## dual_port_ram
module dual_port_ram #(
  parameter DATA_WIDTH = 8,
  parameter ADDR_WIDTH = 6
)(
  input logic clk,
  input logic rst,
  input logic [DATA_WIDTH-1 : 0] data1,
  input logic [ADDR_WIDTH-1 : 0] addr1,
  input logic enable1,
  input logic [DATA_WIDTH-1 : 0] data2,
  input logic [ADDR_WIDTH-1 : 0] addr2,
  input logic enable2,
  output logic [DATA_WIDTH-1 : 0] q1,
  output logic [DATA_WIDTH-1 : 0] q2
);
==> flow/config.mk <==
export PLATFORM = sky130hd
export DESIGN_NAME = dual_port_ram
export DESIGN_NICKNAME = dual_port_ram
export VERILOG_FILES = /design/flow/design.v
export SDC_FILE = /design/flow/constraint.sdc
export NUM_CORES = 4
export LEC_CHECK = 0
export CAP_MARGIN = 20
export CORE_MARGIN = 2
export CORE_UTILIZATION = 58
export MAX_ROUTING_LAYER = met4
export SETUP_SLACK_MARGIN = 0.58
export SLEW_MARGIN = 20
==> flow/constraint.sdc <==
create_clock -name core_clock -period 5.31 [get_ports {clk}]
set_input_delay 1.0620 -clock core_clock [delete_from_list [all_inputs] [get_ports {clk}]]
set_output_delay 1.0620 -clock core_clock [all_outputs]
set_load 0.01 [all_outputs]
run.sh (not shown) runs the stock make flow with config.mk's settings and CLKGATE_MAP_FILE=.
The baseline produced a clean layout.
Edit:
- CELL_PAD_IN_SITES_DETAIL_PLACEMENT: default -> 1
- CELL_PAD_IN_SITES_GLOBAL_PLACEMENT: default -> 3
- CORE_ASPECT_RATIO: default -> 1.36
- CORE_MARGIN: 2 -> 6
- CORE_UTILIZATION: 58 -> 61
- CTS_CLUSTER_SIZE: default -> 50
- GPL_ROUTABILITY_DRIVEN: default -> 0
- MAX_ROUTING_LAYER: met4 -> met5
- MIN_ROUTING_LAYER: default -> met2
- PLACE_DENSITY_LB_ADDON: default -> 0.15
- SETUP_SLACK_MARGIN: 0.58 -> default
- SLEW_MARGIN: 20 -> 15
- clock period: 5.31 -> 10.0 ns (I/O delays scaled with it)
This time the run ended with an error in global placement without I/O (3_1_place_gp_skip_io), error FLW-0024.
Area after synthesis does not change.
Synthesized cell count is unchanged.
Die size climbs slightly.
Edit:
- CELL_PAD_IN_SITES_DETAIL_PLACEMENT: 1 -> 0
- MAX_ROUTING_LAYER: met5 -> met4
- SLEW_MARGIN: 15 -> 20
The changed run died in global placement without I/O (3_1_place_gp_skip_io) on FLW-0024.
Area after synthesis is unchanged.
Die area is unchanged.
Synthesized cell count stays the same.
Edit:
- CAP_MARGIN: 20 -> 5
- CELL_PAD_IN_SITES_DETAIL_PLACEMENT: 0 -> 2
- CELL_PAD_IN_SITES_GLOBAL_PLACEMENT: 3 -> 0
- CORE_ASPECT_RATIO: 1.36 -> default
- CORE_MARGIN: 6 -> 5
- CTS_CLUSTER_DIAMETER: default -> 149
- CTS_CLUSTER_SIZE: 50 -> 71
- GPL_TIMING_DRIVEN: default -> 0
- MAX_ROUTING_LAYER: met4 -> met5
- MIN_ROUTING_LAYER: met2 -> default
- PLACE_DENSITY: default -> 0.49
- PLACE_DENSITY_LB_ADDON: 0.15 -> default
- SETUP_SLACK_MARGIN: default -> 0.08
- SLEW_MARGIN: 20 -> 0
- TNS_END_PERCENT: default -> 95
- clock period: 10.0 -> 3.62 ns (I/O delays scaled with it)
The changed run failed in detailed placement (3_5_place_dp).
Synthesized cell count does not change.
Synthesized area stays the same.
Die area went down by about 1.8%.
Edit:
- CAP_MARGIN: 5 -> 20
- CELL_PAD_IN_SITES_DETAIL_PLACEMENT: 2 -> default
- CELL_PAD_IN_SITES_GLOBAL_PLACEMENT: 0 -> default
- CORE_MARGIN: 5 -> 2
- CORE_UTILIZATION: 61 -> 39
- CTS_CLUSTER_DIAMETER: 149 -> default
- CTS_CLUSTER_SIZE: 71 -> default
- GPL_ROUTABILITY_DRIVEN: 0 -> default
- GPL_TIMING_DRIVEN: 0 -> default
- MAX_ROUTING_LAYER: met5 -> default
- PLACE_DENSITY: 0.49 -> default
- SETUP_SLACK_MARGIN: 0.08 -> default
- SLEW_MARGIN: 0 -> 20
- TNS_END_PERCENT: 95 -> default
- clock period: 3.62 -> 5.44 ns (I/O delays scaled with it)
This time the run passed the timing, design-rule and antenna checks.
Synthesized cell count stays the same.
Die size came out higher by well over a third.
Synthesized area stays the same.
Edit:
- CORE_UTILIZATION: 39 -> 30
What happened:
- The new run completed without violations
- non-clock buffer count goes up by 9
- synthesized area stays the same
- design area came out higher by about 1.1%
- core utilization went down by 9.9 points
- wire length drops by 4.3%

---

Setup of v36:
dual_port_ram again, from the RTL that the note above started with.
Settings: LEC_CHECK=0, ABC_AREA=1, CAP_MARGIN=20, CORE_MARGIN=2, CORE_UTILIZATION=72, CTS_CLUSTER_SIZE=10, GPL_ROUTABILITY_DRIVEN=0, PLACE_DENSITY_LB_ADDON=0.06, SLEW_MARGIN=20, TNS_END_PERCENT=10; clock period 5.13 ns.
Edits applied to the flow inputs when going from v36 to v4:
Settings: clearing PLACE_DENSITY_LB_ADDON, which used to be 0.06; clearing GPL_ROUTABILITY_DRIVEN, which used to be 0; clearing ABC_AREA, which used to be 1; swapping 72 for 61 in CORE_UTILIZATION; putting SETUP_SLACK_MARGIN at 1.47 where nothing was set; clearing TNS_END_PERCENT, which used to be 10; putting MAX_ROUTING_LAYER at met4 where nothing was set; clearing CTS_CLUSTER_SIZE, which used to be 10; swapping 5.13 for 5.31 in the clock period (ns, I/O delays scaled along).
- Having completed the whole flow, v4 delivered a layout that passed the timing, design-rule and antenna checks.
- [v4] area growth from synthesis to final layout rose 2.4 points relative to v36
- v36 -> v4: total number of tap cells increased by more than 10%
- v36 → v4: aggregate routed wire length increased by 6.3% relative to the old numbers; critical path depth went up 1; detailed-route vias per instance up about 28%.
- Of v4 and v36, v4 shows the lower share of total power in combinational logic, with v36 above it.
- Against v36, final standard cell area without fillers in v4 came out better.
- Against v36 as the reference, v4 delivers a lower post-place instance area.
- Looking at v4 and v36, the later-pin clock latency in the skew report is a wash.
- Higher summed standard-cell area reported by yosys among v4 and v36: v36
- Headroom to the max-slew limit ends up lower on v36.
Power figures rest on the tool's default switching activity, not on a simulated workload.
